==> job 8376: inputs <==
==> flow/design.v (excerpt) <==
module  CED(
	input  clk,
	input  rst,
	input  enable,
	output reg ird,
	input  [7:0] idata,	
	output reg [13:0] iaddr,
	output reg cwr_mag_0,
	output reg [12:0] cdata_mag_wr0,
	output reg crd_mag_0,
	input  [12:0] cdata_mag_rd0,
	output reg [13:0] caddr_mag_0,
	output reg cwr_ang_0,
	output reg [12:0] cdata_ang_wr0,
	output reg crd_ang_0,
	input  [12:0] cdata_ang_rd0,
	output reg [13:0] caddr_ang_0,
	output reg cwr1,
	output reg [12:0] cdata_wr1,
	output reg crd1,
	input  [12:0] cdata_rd1,
	output reg [13:0] caddr_1,
	output reg cwr2,
	output reg [12:0] cdata_wr2,
	output reg [13:0] caddr_2,
	output reg done
);
reg [5:0] state,next_state,i;
reg [7:0] Grayscale_temp[0:8];
reg signed [12:0] magnitude_L0[0:8];
reg [12:0] angle_L0[0:8];
reg signed [12:0] Gx,Gy,magnitude;
reg signed [12:0] Gx_abs,Gy_abs;
reg [15:0] n,j;
reg [12:0]angle;
reg signed[28:0] Gy_temp,angle_tmp, Gy_temp1;
parameter INIT=5'd0,GRAYSCALE_ADDR=5'd1,WAIT=5'd2,GRAYSCALE_DATA=5'd3,
          LAYER0=5'd4,INIT1=5'd5,LAYER1_ADDR=5'd6,WAIT1=5'd7,LAYER1_DATA=5'd8,
		  LAYER1_DATA1=5'd9,NMS=5'd10,INIT2=5'd11,LAYER2_ADDR=5'd12,
		  WAIT2=5'd13,LAYER2_DATA=5'd14,LAYER2_DATA1=5'd15,HT=5'd16,FINISHED=5'd17;
always @(posedge clk or posedge rst ) begin
  if(rst) state<=INIT;
  else state<=next_state;
end
always @(*) begin
	case (state)
		INIT:begin
		  next_state=(enable)?GRAYSCALE_ADDR:INIT;
		end 
		GRAYSCALE_ADDR:begin
		  next_state=WAIT;
		end
        WAIT:begin
		   next_state=GRAYSCALE_DATA;
		end
        GRAYSCALE_DATA:begin
			next_state=(i>8)?LAYER0:GRAYSCALE_ADDR;  
		end
		LAYER0:begin
		   next_state=(j>15875)?INIT1:GRAYSCALE_ADDR;
		end
        INIT1:begin
          next_state=LAYER1_ADDR;
        end
        LAYER1_ADDR:begin
            next_state=WAIT1;
	    end 
        WAIT1:begin
		   if((n>0&&n<125)||(n%126==0)||(n%126==125)||(n>15750&&n<15875))next_state=LAYER1_DATA1;
  ...
Settings: LEC_CHECK=0, ABC_AREA=1, CAP_MARGIN=40, CELL_PAD_IN_SITES_DETAIL_PLACEMENT=0, CORE_MARGIN=9, CORE_UTILIZATION=72, CTS_CLUSTER_DIAMETER=220, CTS_CLUSTER_SIZE=99, GPL_ROUTABILITY_DRIVEN=0, GPL_TIMING_DRIVEN=1, HOLD_SLACK_MARGIN=-0.07, PLACE_DENSITY_LB_ADDON=0.18, SETUP_SLACK_MARGIN=2.92, SLEW_MARGIN=10, TNS_END_PERCENT=55; clock period 16.8 ns.
run.sh (not shown) runs the stock make flow with config.mk's settings and CLKGATE_MAP_FILE=.
==> job 7947 (differences from job 8376) <==
CAP_MARGIN = 20   (was 40)
CELL_PAD_IN_SITES_DETAIL_PLACEMENT = default   (was 0)
CORE_MARGIN = 2   (was 9)
CORE_UTILIZATION = 50   (was 72)
CTS_CLUSTER_DIAMETER = default   (was 220)
CTS_CLUSTER_SIZE = default   (was 99)
GPL_ROUTABILITY_DRIVEN = default   (was 0)
GPL_TIMING_DRIVEN = default   (was 1)
HOLD_SLACK_MARGIN = default   (was -0.07)
PLACE_DENSITY = 0.6   (was default)
PLACE_DENSITY_LB_ADDON = default   (was 0.18)
SETUP_SLACK_MARGIN = default   (was 2.92)
SLEW_MARGIN = 20   (was 10)
TNS_END_PERCENT = default   (was 55)
==> flow/constraint.sdc (replaced) <==
create_clock -name core_clock -period 83.2 [get_ports {clk}]
set_input_delay 16.6400 -clock core_clock [delete_from_list [all_inputs] [get_ports {clk}]]
set_output_delay 16.6400 -clock core_clock [all_outputs]
set_load 0.01 [all_outputs]
==> job 1957 (differences from job 8376) <==
CELL_PAD_IN_SITES_DETAIL_PLACEMENT = 2   (was 0)
CORE_MARGIN = 4   (was 9)
CORE_UTILIZATION = 56   (was 72)
CTS_CLUSTER_DIAMETER = default   (was 220)
CTS_CLUSTER_SIZE = 44   (was 99)
GPL_TIMING_DRIVEN = 0   (was 1)
HOLD_SLACK_MARGIN = 0.08   (was -0.07)
MAX_ROUTING_LAYER = met4   (was default)
MIN_ROUTING_LAYER = met2   (was default)
SETUP_SLACK_MARGIN = 5.0   (was 2.92)
==> flow/constraint.sdc (replaced) <==
create_clock -name core_clock -period 50.3 [get_ports {clk}]
set_input_delay 10.0600 -clock core_clock [delete_from_list [all_inputs] [get_ports {clk}]]
set_output_delay 10.0600 -clock core_clock [all_outputs]
set_load 0.01 [all_outputs]
==> job 5247 (differences from job 8376) <==
CORE_MARGIN = 2   (was 9)
CORE_UTILIZATION = 70   (was 72)
CTS_CLUSTER_DIAMETER = default   (was 220)
CTS_CLUSTER_SIZE = 40   (was 99)
HOLD_SLACK_MARGIN = 0.29   (was -0.07)
PLACE_DENSITY_LB_ADDON = default   (was 0.18)
SETUP_SLACK_MARGIN = 1.92   (was 2.92)
==> flow/constraint.sdc (replaced) <==
create_clock -name core_clock -period 63.9 [get_ports {clk}]
set_input_delay 12.7800 -clock core_clock [delete_from_list [all_inputs] [get_ports {clk}]]
set_output_delay 12.7800 -clock core_clock [all_outputs]
set_load 0.01 [all_outputs]
==> qor.yml <==
dp_slack_ns: -2.25
dieWidth_um: 275
initial_utilization: 0.705
error_line: "[ERROR GRT-0232] Routing congestion too high. Check the congestion heatmap in the GUI."
num_rows: 99
die_height_um: 275
failing_step: "5_1_grt"
dpl-instance-area_um2: 58300
status: "stopped before the end"
dp_hpwl_um: 130000
# the run above: job 5247

==> qor.yml <==
dieWidth_um: 285
error_line: "[ERROR DPL-0038] Utilization greater than 100%, impossible to legalize"
dp_hpwl_um: 201000
num_rows: 97
failing_step: "4_1_cts"
dpl-instance-area_um2: 67000
status: "stopped before the end"
die_height_um: 285
synth.top_cell.area_share: 0.192
dp_slack_ns: -57.04
initial_utilization: 0.729
# the run above: job 8376

==> qor.yml <==
initial_utilization: 0.567
failing_step: "3_5_place_dp"
status: "stopped before the end"
synthTopCellsByArea: "edfxtp_1 19%, ha_1 15%, nand2_1 13%"
error_line: "[ERROR DPL-0033] detailed placement checks failed during check placement."
die_height_um: 311
num_rows: 110
ys_seq_share: 0.201
# the run above: job 1957

==> qor.yml <==
detail_route.iter0.violations: 3810
dp_hpwl_um: 131000
worstSetupStartpointType: "flop"
final_min_period_over_clock_period: 0.901
die_height_um: 324
first_global_vias: 47100
dieWidth_um: 324
status: "complete, no violations"
route.met2.wl_um: 78300
netlist_top_cells_count: "1776 x nand2_1, 1153 x inv_1, 629 x ha_1"
reg2reg_to: "cdata_ang_wr0[1]"
comb_area_um2: 36600
# the run above: job 7947

